==> job 1931: inputs <==
// hopselection
module hopselection(
clk_6M, rstz, p_033us,
regi_isMaster,
ps_pagerespTO,
fk_page,
scancase,
m_half_tslot_p,
connsnewslave, connsnewmaster,
txbit_period, rxbit_period,
fkset_p,   
psackfhs, pagetxfhs, pagetmp, pagerxackfhs ,
corre_threshold,
psrxfhs_succ_p,
psrxfhs,
pstxid,
m_tslot_p, ms_tslot_p,
ps_N_incr_p,
pageAB_2Npage_count, 
Atrain,
regi_interlace_offset, regi_page_k_nudge,
regi_AFH_mode,
regi_AFH_N, regi_AFH_channel_map,
ps, gips, is, giis, page, inquiry, mpr, spr, ir, conns,
prs_clock_frozen, prm_clock_frozen,
CLK, CLKE, CLKN, BD_ADDR,
counter_isFHS,
fk,
fk_chg_p, fk_chg_p_ff,
fk_pstxid
);
clock: 16.3 ns
lec_check: 0
cap_margin: 20
core_margin: 2
core_utilization: 65
cts_cluster_diameter: 234
max_routing_layer: met4
place_density: 0.6
slew_margin: 20
tns_end_percent: 5
run.sh (not shown) runs the stock make flow with config.mk's settings and CLKGATE_MAP_FILE=.
==> inputs of job 3841, as changes to job 1931 <==
Settings changed: CORE_UTILIZATION 65 to 66, CTS_CLUSTER_DIAMETER 234 to 232, MAX_ROUTING_LAYER met4 to not set, PLACE_DENSITY 0.6 to not set, TNS_END_PERCENT 5 to not set.
==> flow/constraint.sdc (replaced) <==
create_clock -name core_clock -period 15.1 [get_ports {clk_6M}]
set_input_delay 3.0200 -clock core_clock [delete_from_list [all_inputs] [get_ports {clk_6M}]]
set_output_delay 3.0200 -clock core_clock [all_outputs]
set_load 0.01 [all_outputs]
==> qor.yml <==
outcome:
  outcome: "finished with violations"
  check-failures: "negative setup slack"
final_timing:
  pnr_worst_setup_slack_ns: -1.19
  setup_violations: 7
min_path:
  hold-path-cell-count: 2
power_and_ir_drop:
  power.clock.total_mw: 0.412
floorplanning:
  initCoreUtil_pct: 65.7
  die_width_um: 169
setup_path:
  cp.buffers_inverters: 17
cells_and_area:
  layout.area.comb_sq_mm: 0.0133
  syn2layout_area_growth_pct: 32.4
routing:
  detail_route.wirelength_um: 57900
The numbers above come from job 1931.

==> qor.yml <==
outcome:
  outcome: "finished with violations"
  check-failures: "negative setup slack"
yosys:
  ys_sh_mux_pct: 13.6
routing:
  detail_route.wirelength_um: 65200
cells_and_area:
  layout.area.comb_sq_mm: 0.0134
  buf_share_pct: 19.1
  syn2layout_area_growth_pct: 33.9
min_path:
  hold-path-cell-count: 1
power_and_ir_drop:
  p_comb_mw: 3.34
floorplanning:
  initCoreUtil_pct: 67.4
  die_width_um: 167
final_timing:
  pnr_worst_setup_slack_ns: -2.31
  setup_violations: 7
clocking:
  clock_tree_from_tritoncts: "done"
setup_path:
  cp.buffers_inverters: 11
The numbers above come from job 3841.


* * *

==> inputs of job 7181 <==
Starting RTL as in the previous note.
clock: 35.9 ns
lec_check: 0
cap_margin: 0
core_margin: 9
core_utilization: 28
cts_cluster_diameter: 375
max_routing_layer: met5
place_density_lb_addon: 0.01
setup_slack_margin: 2.53
slew_margin: 20
==> inputs of job 5709, as changes to job 7181 <==
==> flow/config.mk (replaced) <==
export PLATFORM = sky130hd
export DESIGN_NAME = hopselection
export DESIGN_NICKNAME = hopselection
export VERILOG_FILES = /design/flow/design.v
export SDC_FILE = /design/flow/constraint.sdc
export NUM_CORES = 4
export LEC_CHECK = 0
export CAP_MARGIN = 20
export CORE_MARGIN = 2
export CORE_UTILIZATION = 40
export PLACE_DENSITY = 0.6
export SLEW_MARGIN = 20
==> flow/constraint.sdc (replaced) <==
create_clock -name core_clock -period 25.0 [get_ports {clk_6M}]
set_input_delay 5.0000 -clock core_clock [delete_from_list [all_inputs] [get_ports {clk_6M}]]
set_output_delay 5.0000 -clock core_clock [all_outputs]
set_load 0.01 [all_outputs]
==> notes <==
In job 7181 the power is smaller than in job 5709, by about 30%.
Combinational power: job 7181 is lower than job 5709 (29%).
In job 7181 the register-to-register slack is higher than in job 5709, by 11000 ps.
Flip-flop count is the same in job 5709 and job 7181.
Against job 5709, the sequential power of job 7181 is lower by 30%.
In synthesized area, job 5709 and job 7181 do not differ.
==> figures <==
Routed WL per cell: job 5709 17.7 um; job 7181 19.0 um
Worst hold slack: job 5709 479 ps; job 7181 473 ps
Source of the critical timing path: job 5709 CLKN[0]; job 7181 CLKN[4]
CLK BUF: job 5709 24; job 7181 21
Std-Cell Rows: job 5709 76; job 7181 91
Static Leakage: job 5709 8.73 nW; job 7181 8.70 nW
CTS clk-pin slew, worst paths: job 5709 60 ps; job 7181 70 ps
Vias in the first global route: job 5709 15,300; job 7181 15,300
Layout buffering overhead excluding clock cells: job 5709 11.5%; job 7181 11.5%
Routability congestion estimate: job 5709 0.903; job 7181 0.826
Result of the run: job 5709 no timing/DRC/antenna violations; job 7181 no timing/DRC/antenna violations
Total number of nets in the final design: job 5709 2,587; job 7181 2,591
Required arrival time at the worst endpoint: job 5709 20,000 ps; job 7181 28,720 ps
Reported sequential group power: job 5709 0.000285 W; job 7181 0.000199 W

* * *

==> inputs of v10 <==
hopselection again, from the RTL that the note above started with.
==> flow/config.mk <==
export PLATFORM = sky130hd
export DESIGN_NAME = hopselection
export DESIGN_NICKNAME = hopselection
export VERILOG_FILES = /design/flow/design.v
export SDC_FILE = /design/flow/constraint.sdc
export NUM_CORES = 4
export LEC_CHECK = 0
export ABC_AREA = 1
export CAP_MARGIN = 15
export CORE_MARGIN = 2
export CORE_UTILIZATION = 72
export CTS_CLUSTER_DIAMETER = 142
export CTS_CLUSTER_SIZE = 99
export HOLD_SLACK_MARGIN = -0.06
export PLACE_DENSITY = 0.6
export SLEW_MARGIN = 20
==> flow/constraint.sdc <==
create_clock -name core_clock -period 21.1 [get_ports {clk_6M}]
set_input_delay 4.2200 -clock core_clock [delete_from_list [all_inputs] [get_ports {clk_6M}]]
set_output_delay 4.2200 -clock core_clock [all_outputs]
set_load 0.01 [all_outputs]
==> v4: changes against v10 <==
--- a/flow/config.mk
+++ b/flow/config.mk
@@ -7,10 +7,10 @@
 export LEC_CHECK = 0
 export ABC_AREA = 1
-export CAP_MARGIN = 15
+export CAP_MARGIN = 20
 export CORE_MARGIN = 2
-export CORE_UTILIZATION = 72
+export CORE_UTILIZATION = 64
 export CTS_CLUSTER_DIAMETER = 142
 export CTS_CLUSTER_SIZE = 99
-export HOLD_SLACK_MARGIN = -0.06
 export PLACE_DENSITY = 0.6
 export SLEW_MARGIN = 20
+export TNS_END_PERCENT = 15
==> flow/constraint.sdc (replaced) <==
create_clock -name core_clock -period 14.2 [get_ports {clk_6M}]
set_input_delay 2.8400 -clock core_clock [delete_from_list [all_inputs] [get_ports {clk_6M}]]
set_output_delay 2.8400 -clock core_clock [all_outputs]
set_load 0.01 [all_outputs]
==> v36: changes against v10 <==
==> flow/config.mk (replaced) <==
export PLATFORM = sky130hd
export DESIGN_NAME = hopselection
export DESIGN_NICKNAME = hopselection
export VERILOG_FILES = /design/flow/design.v
export SDC_FILE = /design/flow/constraint.sdc
export NUM_CORES = 4
export LEC_CHECK = 0
export CAP_MARGIN = 20
export CORE_MARGIN = 2
export CORE_UTILIZATION = 40
export PLACE_DENSITY = 0.6
export SLEW_MARGIN = 20
==> flow/constraint.sdc (replaced) <==
create_clock -name core_clock -period 23.1 [get_ports {clk_6M}]
set_input_delay 4.6200 -clock core_clock [delete_from_list [all_inputs] [get_ports {clk_6M}]]
set_output_delay 4.6200 -clock core_clock [all_outputs]
set_load 0.01 [all_outputs]
==> comparison table <==
| metric | v36 | v4 | v10 |
|---|---|---|---|
| CP Capture Point | fk[3] | fk[6] | fk[4] |
| Net Count, Synth | 2404 | 2964 | 2964 |
| Worst endpoint data arrival time | 17.13 ns | 12.95 ns | 15.78 ns |
| Most common cell type on the critical path | ha_1 | nand3_2 | - |
| Slowest cell on crit path | xor2_1 | a221oi_2 | xor2_1 |
| VDD IR max | 192 uV | 262 uV | 295 uV |
| Total die size | 45700 sq um | 28300 sq um | 25300 sq um |
| Start point of the worst min-delay path | hopctrlwd_u.k_offset_frozen[3] | hopctrlwd_u.k_offset_frozen[3] | hopctrlwd_u.mod79_F.cs[0] |
| Xor and xnor area share after synthesis | 10.6% | 7.46% | 7.46% |
| Number of buffers other than clock buffers in the final layout | 248 | 506 | 237 |
| Status | finished clean | complete, but fails checks | finished clean |
| Violated checks | - | setup timing | - |
| Part of the total power dissipated in the clock network | 15.0% | 12.1% | 15.5% |
| Hold Worst Slack | 0.477 ns | 0.488 ns | 0.468 ns |
| Part of the power in combinational logic | 69.1% | 75.1% | 68.2% |
| Post-synthesis simple-gate area fraction | 16.7% | 26.9% | 26.9% |
| Library cells used by synthesis | 94 | 59 | 59 |
| Number of DRC markers after the initial detailed-route iteration | 914 | 2604 | 2327 |

* * *

==> v6 <==
hopselection again, from the RTL that the note above started with.
make LEC_CHECK=0 CAP_MARGIN=40 CORE_MARGIN=2 CORE_UTILIZATION=70 CTS_CLUSTER_DIAMETER=57 CTS_CLUSTER_SIZE=14 SETUP_SLACK_MARGIN=3.71 SLEW_MARGIN=20 finish   # period 13.9 ns
==> v38 (differences from v6) <==
- CAP_MARGIN: 40 -> 20
- CTS_CLUSTER_DIAMETER: 57 -> 234
- CTS_CLUSTER_SIZE: 14 -> 36
- MAX_ROUTING_LAYER: default -> met4
- PLACE_DENSITY: default -> 0.65
- SETUP_SLACK_MARGIN: 3.71 -> default
- TNS_END_PERCENT: default -> 5
==> flow/constraint.sdc (replaced) <==
create_clock -name core_clock -period 16.3 [get_ports {clk_6M}]
set_input_delay 3.2600 -clock core_clock [delete_from_list [all_inputs] [get_ports {clk_6M}]]
set_output_delay 3.2600 -clock core_clock [all_outputs]
set_load 0.01 [all_outputs]
==> v31 (differences from v6) <==
- CAP_MARGIN: 40 -> 20
- CORE_UTILIZATION: 70 -> 43
- CTS_CLUSTER_DIAMETER: 57 -> default
- CTS_CLUSTER_SIZE: 14 -> default
- PLACE_DENSITY: default -> 0.6
- SETUP_SLACK_MARGIN: 3.71 -> default
==> flow/constraint.sdc (replaced) <==
create_clock -name core_clock -period 23.1 [get_ports {clk_6M}]
set_input_delay 4.6200 -clock core_clock [delete_from_list [all_inputs] [get_ports {clk_6M}]]
set_output_delay 4.6200 -clock core_clock [all_outputs]
set_load 0.01 [all_outputs]
==> v26 (differences from v6) <==
- CAP_MARGIN: 40 -> 20
- CORE_UTILIZATION: 70 -> 66
- CTS_CLUSTER_DIAMETER: 57 -> 238
- CTS_CLUSTER_SIZE: 14 -> default
- MAX_ROUTING_LAYER: default -> met4
- PLACE_DENSITY: default -> 0.6
- SETUP_SLACK_MARGIN: 3.71 -> default
- TNS_END_PERCENT: default -> 5
==> flow/constraint.sdc (replaced) <==
create_clock -name core_clock -period 16.2 [get_ports {clk_6M}]
set_input_delay 3.2400 -clock core_clock [delete_from_list [all_inputs] [get_ports {clk_6M}]]
set_output_delay 3.2400 -clock core_clock [all_outputs]
set_load 0.01 [all_outputs]
==> results <==
Outcome: v31 no timing/DRC/antenna violations; v6 stopped before the end; v26 finished with violations; v38 finished with violations
Failing step: v31 -; v6 5_1_grt; v26 -; v38 -
Violated checks: v31 -; v6 -; v26 negative setup slack; v38 negative setup slack
Number of slew-limit violations in the final report: v31 0; v6 -; v26 0; v38 0
Post-route worst setup slack: v31 1330 ps; v6 -; v26 -1290 ps; v38 -1500 ps
Worst Setup Start Kind: v31 primary input; v6 -; v26 primary input; v38 primary input
Clock share of power: v31 0.150; v6 -; v26 0.124; v38 0.109
Invs w/o clock: v31 119; v6 -; v26 119; v38 119
Crit path max fanout: v31 26; v6 -; v26 7; v38 6
Final hold viol count: v31 0; v6 -; v26 0; v38 0
Iteration-0 DRC count of the detailed router: v31 971; v6 -; v26 1711; v38 3022
Repair and plain buffers: v31 249; v6 -; v26 450; v38 465
Logic area: v31 12600 um^2; v6 -; v26 13100 um^2; v38 13100 um^2
Setup slack at placement: v31 1300 ps; v6 -3170 ps; v26 -1580 ps; v38 -2090 ps
Slowest cell on the critical path: v31 sky130_fd_sc_hd__clkdlybuf4s50_1; v6 -; v26 sky130_fd_sc_hd__fa_1; v38 sky130_fd_sc_hd__fa_1
Comb power frac: v31 0.690; v6 -; v26 0.747; v38 0.775
Power figures rest on the tool's default switching activity, not on a simulated workload.
